## yarrow
Design fft_16, start of the top module:
module fft_16 #(
    parameter WD = 12,
    parameter WNRD = 9
)(
    input                  clk,
    input                  rst_n,
    input                  en,
    input  signed [WD-1:0] sin_re,
    input  signed [WD-1:0] sin_im,
    output signed [WD-1:0] sout_re,
    output signed [WD-1:0] sout_im
);
Settings: LEC_CHECK=0, CAP_MARGIN=20, CORE_MARGIN=2, CORE_UTILIZATION=40, SLEW_MARGIN=20; clock period 11.0 ns.
run.sh (not shown) runs the stock make flow with config.mk's settings and CLKGATE_MAP_FILE=.
The following lists how juniper was set up differently from yarrow:
- PLACE_DENSITY now 0.37, previously not set
- CORE_UTILIZATION now 67, was 40
- CTS_CLUSTER_SIZE now 99, previously not set
Results
Comparing yarrow and juniper, routing usage on met1 is lower on yarrow.
Compared with yarrow, juniper shows a lower total placed cells including tap cells.
#### Input delta (xenon over juniper)
- SETUP_SLACK_MARGIN: unset -> -0.47
- CORE_UTILIZATION: 67 -> 71
- CTS_CLUSTER_SIZE: 99 -> unset
- PLACE_DENSITY: 0.37 -> unset
- the clock period (ns, I/O delays scaled along): 11.0 -> 8.49
==> results <==
Layout checks on xenon: not met. Flow itself completed; violations: setup timing.
As far as multi-input logic cell count is concerned, juniper and xenon perform about the same.
Taking juniper as the reference, in xenon tally of clock buffers in the finished layout saw a decrease; final core utilization climbed 10 points; vertical die dimension lost 2.8%; post-route worst setup slack fell by 2.21 ns.
Against juniper as the reference, xenon delivers a lower number of antenna violations at the first check in global routing.
When the final numbers for xenon and juniper were put side by side, the sum of routed wire length over all layers turned out to be greater in xenon.
--- input diff xenon..cedar ---
- putting ABC_AREA at 1 where nothing was set
- putting CTS_CLUSTER_DIAMETER at 209 where nothing was set
- putting PLACE_DENSITY_LB_ADDON at 0.01 where nothing was set
- swapping 71 for 72 in CORE_UTILIZATION
- swapping -0.47 for -0.26 in SETUP_SLACK_MARGIN
- swapping 8.49 for 9.7 in the clock period (ns, I/O delays scaled along)
==> comparison <==
cedar: no failed stages, no open violations at the end
Distinct cell type count after synthesis (higher): xenon
Compared with xenon, cedar shows global-route usage over all layers lower by 2.3 points.
Diff xenon -> cedar: number of cells traversed by the worst register-to-register path higher; sum of routed wire length over all layers lower.

---

run A:
fft_16 again, from the RTL that the note above started with.
==> flow/design.v (excerpt) <==
module fft_16 #(
    parameter WD = 12,
    parameter WNRD = 9
)(
    input                  clk,
    input                  rst_n,
    input                  en,
    input  signed [WD-1:0] sin_re,
    input  signed [WD-1:0] sin_im,
    output signed [WD-1:0] sout_re,
    output signed [WD-1:0] sout_im
);
make LEC_CHECK=0 ABC_AREA=0 CAP_MARGIN=0 CORE_MARGIN=2 CORE_UTILIZATION=26 GPL_ROUTABILITY_DRIVEN=1 PLACE_DENSITY_LB_ADDON=0.06 SETUP_SLACK_MARGIN=2.88 SLEW_MARGIN=15 TNS_END_PERCENT=30 finish   # period 9.72 ns
The final report for run A shows a completed flow and a layout that fails verification, specifically setup timing.
The following lists how run B was set up differently from run A:
==> flow/config.mk <==
export PLATFORM = sky130hd
export DESIGN_NAME = fft_16
export DESIGN_NICKNAME = fft_16
export VERILOG_FILES = /design/flow/design.v
export SDC_FILE = /design/flow/constraint.sdc
export NUM_CORES = 4
export LEC_CHECK = 0
export CAP_MARGIN = 20
export CELL_PAD_IN_SITES_DETAIL_PLACEMENT = 0
export CELL_PAD_IN_SITES_GLOBAL_PLACEMENT = 0
export CORE_MARGIN = 2
export CORE_UTILIZATION = 70
export CTS_CLUSTER_SIZE = 33
export MIN_ROUTING_LAYER = met1
export PLACE_DENSITY_LB_ADDON = 0.09
export SLEW_MARGIN = 15
==> flow/constraint.sdc <==
create_clock -name core_clock -period 4.72 [get_ports {clk}]
set_input_delay 0.9440 -clock core_clock [delete_from_list [all_inputs] [get_ports {clk}]]
set_output_delay 0.9440 -clock core_clock [all_outputs]
set_load 0.01 [all_outputs]
==> comparison <==
No crash in run B: every stage finished, but the layout fails its final checks due to setup timing.
Status run A: flow complete, layout not clean - setup timing
Relative to run A, pin slew with the least headroom to its limit decreased by 0.21 ns in run B.
Going from run A to run B, wire length has increased, number of signal-net buffers in the layout rose by 403, clock tree buffer count of the final layout now smaller, cell area after layout shows an increase of 0.0019 sq mm.
Relative to run A, via count has increased by 8,928 in run B.
Against run A, run B reports a biggest fanout along the worst timing path that is lower.
Changes in run C relative to run B:
==> flow/config.mk <==
export PLATFORM = sky130hd
export DESIGN_NAME = fft_16
export DESIGN_NICKNAME = fft_16
export VERILOG_FILES = /design/flow/design.v
export SDC_FILE = /design/flow/constraint.sdc
export NUM_CORES = 4
export LEC_CHECK = 0
export CAP_MARGIN = 20
export CORE_MARGIN = 2
export CORE_UTILIZATION = 40
export SLEW_MARGIN = 20
==> flow/constraint.sdc <==
create_clock -name core_clock -period 10.7 [get_ports {clk}]
set_input_delay 2.1400 -clock core_clock [delete_from_list [all_inputs] [get_ports {clk}]]
set_output_delay 2.1400 -clock core_clock [all_outputs]
set_load 0.01 [all_outputs]
## What came out
Run C completed; timing, DRC and antenna clean. [compare] base=run B new=run C: pre-CTS worst setup slack rose 4.56 ns; utilization went down 42 points; worst setup slack now larger. Delta (run C minus run B): final cell count higher; final period utilization lower; first-pass iteration count of the detailed router lower.
